==> inputs of run B <==
==> flow/design.v <==
`timescale 1ns / 1ps
module pid_controller(
    input  logic        clk,
    input  logic        rst_n,
    input  logic [15:0] setpoint,
    input  logic [15:0] feedback,
    input  logic [15:0] Kp,
    input  logic [15:0] Ki,
    input  logic [15:0] Kd,
    input  logic [15:0] clk_prescaler,
    output logic [15:0] control_signal
);
    logic signed [16:0]  error_s;         
    logic signed [16:0]  prev_error_s;
    logic signed [31:0]  integral_s;      
    logic signed [31:0]  derivative_s;
    logic [15:0] clk_divider;
    logic        sampling_flag;
    logic signed [31:0] kp_mul, ki_mul;
    logic signed [31:0] kd_mul;
    logic signed [31:0] control_calc;
    always_ff @(posedge clk or negedge rst_n) begin
        if (!rst_n) begin
            clk_divider    <= 16'h0000;
            sampling_flag  <= 1'b0;
        end else if (clk_divider == clk_prescaler) begin
            clk_divider    <= 16'h0000;
            sampling_flag  <= 1'b1;
        end else begin
            clk_divider    <= clk_divider + 16'd1;
            sampling_flag  <= 1'b0;
        end
    end
    always_comb begin
        error_s = $signed({1'b0, setpoint}) - $signed({1'b0, feedback});
        kp_mul = $signed({1'b0, Kp}) * error_s;
        ki_mul = $signed({1'b0, Ki}) * error_s;
        kd_mul = $signed({1'b0, Kd}) * (error_s - prev_error_s);
        control_calc = kp_mul + integral_s + kd_mul;
    end
    always_ff @(posedge clk or negedge rst_n) begin
        if (!rst_n) begin
            prev_error_s   <= '0;
            integral_s     <= '0;
            derivative_s   <= '0;
            control_signal <= 16'h0000;
        end else if (sampling_flag) begin
            integral_s   <= integral_s + ki_mul;
            derivative_s <= kd_mul;
            control_signal <= control_calc[15:0];
            prev_error_s <= error_s;
        end
    end
endmodule
`timescale 1ns/1ps
module top (
  input  logic        clk,
  input  logic        rst_n,
  input  logic [15:0] setpoint,
  input  logic [15:0] feedback,
  input  logic [15:0] Kp,
  input  logic [15:0] Ki,
  input  logic [15:0] Kd,
  input  logic [15:0] clk_prescaler,
  output logic [15:0] control_signal
);
  pid_controller u_dut (
    .clk(clk),
    .rst_n(rst_n),
    .setpoint(setpoint),
    .feedback(feedback),
    .Kp(Kp),
    .Ki(Ki),
    .Kd(Kd),
    .clk_prescaler(clk_prescaler),
    .control_signal(control_signal)
  );
endmodule
==> flow/run.sh <==
#!/bin/bash
# the make line also repeats each setting of config.mk as NAME=value (left out here)
make -C /OpenROAD-flow-scripts/flow DESIGN_CONFIG=/design/flow/config.mk WORK_HOME=/design/flow/orfs CLKGATE_MAP_FILE= finish
==> flow/config.mk <==
export PLATFORM = sky130hd
export DESIGN_NAME = top
export DESIGN_NICKNAME = top
export VERILOG_FILES = /design/flow/design.v
export SDC_FILE = /design/flow/constraint.sdc
export NUM_CORES = 4
export LEC_CHECK = 0
export ABC_AREA = 0
export CAP_MARGIN = 30
export CORE_ASPECT_RATIO = 2.0
export CORE_MARGIN = 2
export CORE_UTILIZATION = 41
export CTS_CLUSTER_DIAMETER = 339
export CTS_CLUSTER_SIZE = 41
export MIN_ROUTING_LAYER = met1
export PLACE_DENSITY = 0.53
export SETUP_SLACK_MARGIN = 0.77
export SLEW_MARGIN = 20
==> flow/constraint.sdc <==
create_clock -name core_clock -period 19.9 [get_ports {clk}]
set_input_delay 3.9800 -clock core_clock [delete_from_list [all_inputs] [get_ports {clk}]]
set_output_delay 3.9800 -clock core_clock [all_outputs]
set_load 0.01 [all_outputs]
==> inputs of run G, as changes to run B <==
==> flow/config.mk (replaced) <==
export PLATFORM = sky130hd
export DESIGN_NAME = top
export DESIGN_NICKNAME = top
export VERILOG_FILES = /design/flow/design.v
export SDC_FILE = /design/flow/constraint.sdc
export NUM_CORES = 4
export LEC_CHECK = 0
export CAP_MARGIN = 15
export CORE_MARGIN = 2
export CORE_UTILIZATION = 68
export CTS_CLUSTER_SIZE = 21
export SETUP_SLACK_MARGIN = 1.38
export SLEW_MARGIN = 20
export TNS_END_PERCENT = 5
==> flow/constraint.sdc (replaced) <==
create_clock -name core_clock -period 5.3 [get_ports {clk}]
set_input_delay 1.0600 -clock core_clock [delete_from_list [all_inputs] [get_ports {clk}]]
set_output_delay 1.0600 -clock core_clock [all_outputs]
set_load 0.01 [all_outputs]
==> inputs of run K, as changes to run B <==
==> flow/config.mk (replaced) <==
export PLATFORM = sky130hd
export DESIGN_NAME = top
export DESIGN_NICKNAME = top
export VERILOG_FILES = /design/flow/design.v
export SDC_FILE = /design/flow/constraint.sdc
export NUM_CORES = 4
export LEC_CHECK = 0
export CAP_MARGIN = 20
export CORE_MARGIN = 2
export CORE_UTILIZATION = 72
export PLACE_DENSITY_LB_ADDON = 0.25
export SETUP_SLACK_MARGIN = 2.3
export SLEW_MARGIN = 20
==> flow/constraint.sdc (replaced) <==
create_clock -name core_clock -period 12.6 [get_ports {clk}]
set_input_delay 2.5200 -clock core_clock [delete_from_list [all_inputs] [get_ports {clk}]]
set_output_delay 2.5200 -clock core_clock [all_outputs]
set_load 0.01 [all_outputs]
==> PnR_summary.wiki <==
== Implementation results ==
{| class="wikitable"
! Metric !! Value
|-
| Status || complete, but fails checks
|-
| Layout checks that failed || negative setup slack
|-
| Setup WS post-layout || -4.76 ns
|-
| Final core utilization || 86.4%
|-
| Number of endpoints failing setup at the final stage || 24
|}
That was run G.
==> PnR_summary.wiki <==
== Implementation results ==
{| class="wikitable"
! Metric !! Value
|-
| Status || timing/DRC/antenna clean
|-
| Routed vias/inst || 4.96
|-
| Post-Route Skew || 0.0130 ns
|-
| Number of endpoints failing setup at the final stage || 0
|-
| Area of the die || 43,000 sq um
|-
| Largest family of logic cells by area || adder cells
|-
| Crit path DAT || 15.45 ns
|}
That was run B.
==> PnR_summary.wiki <==
== Implementation results ==
{| class="wikitable"
! Metric !! Value
|-
| Status || timing/DRC/antenna clean
|-
| Crit path time final || 11.74 ns
|-
| Setup WS post-layout || 0.858 ns
|-
| Multi-input combinational gate total || 1,317
|-
| Reg2reg start || u_dut.prev_error_s[0]$_DFFE_PN0P_
|-
| Final core utilization || 85.0%
|-
| Post_cts resized || 83
|-
| Beginning of the critical path || setpoint[0]
|-
| Post-synthesis cell count from yosys || 1,856
|}
That was run K.
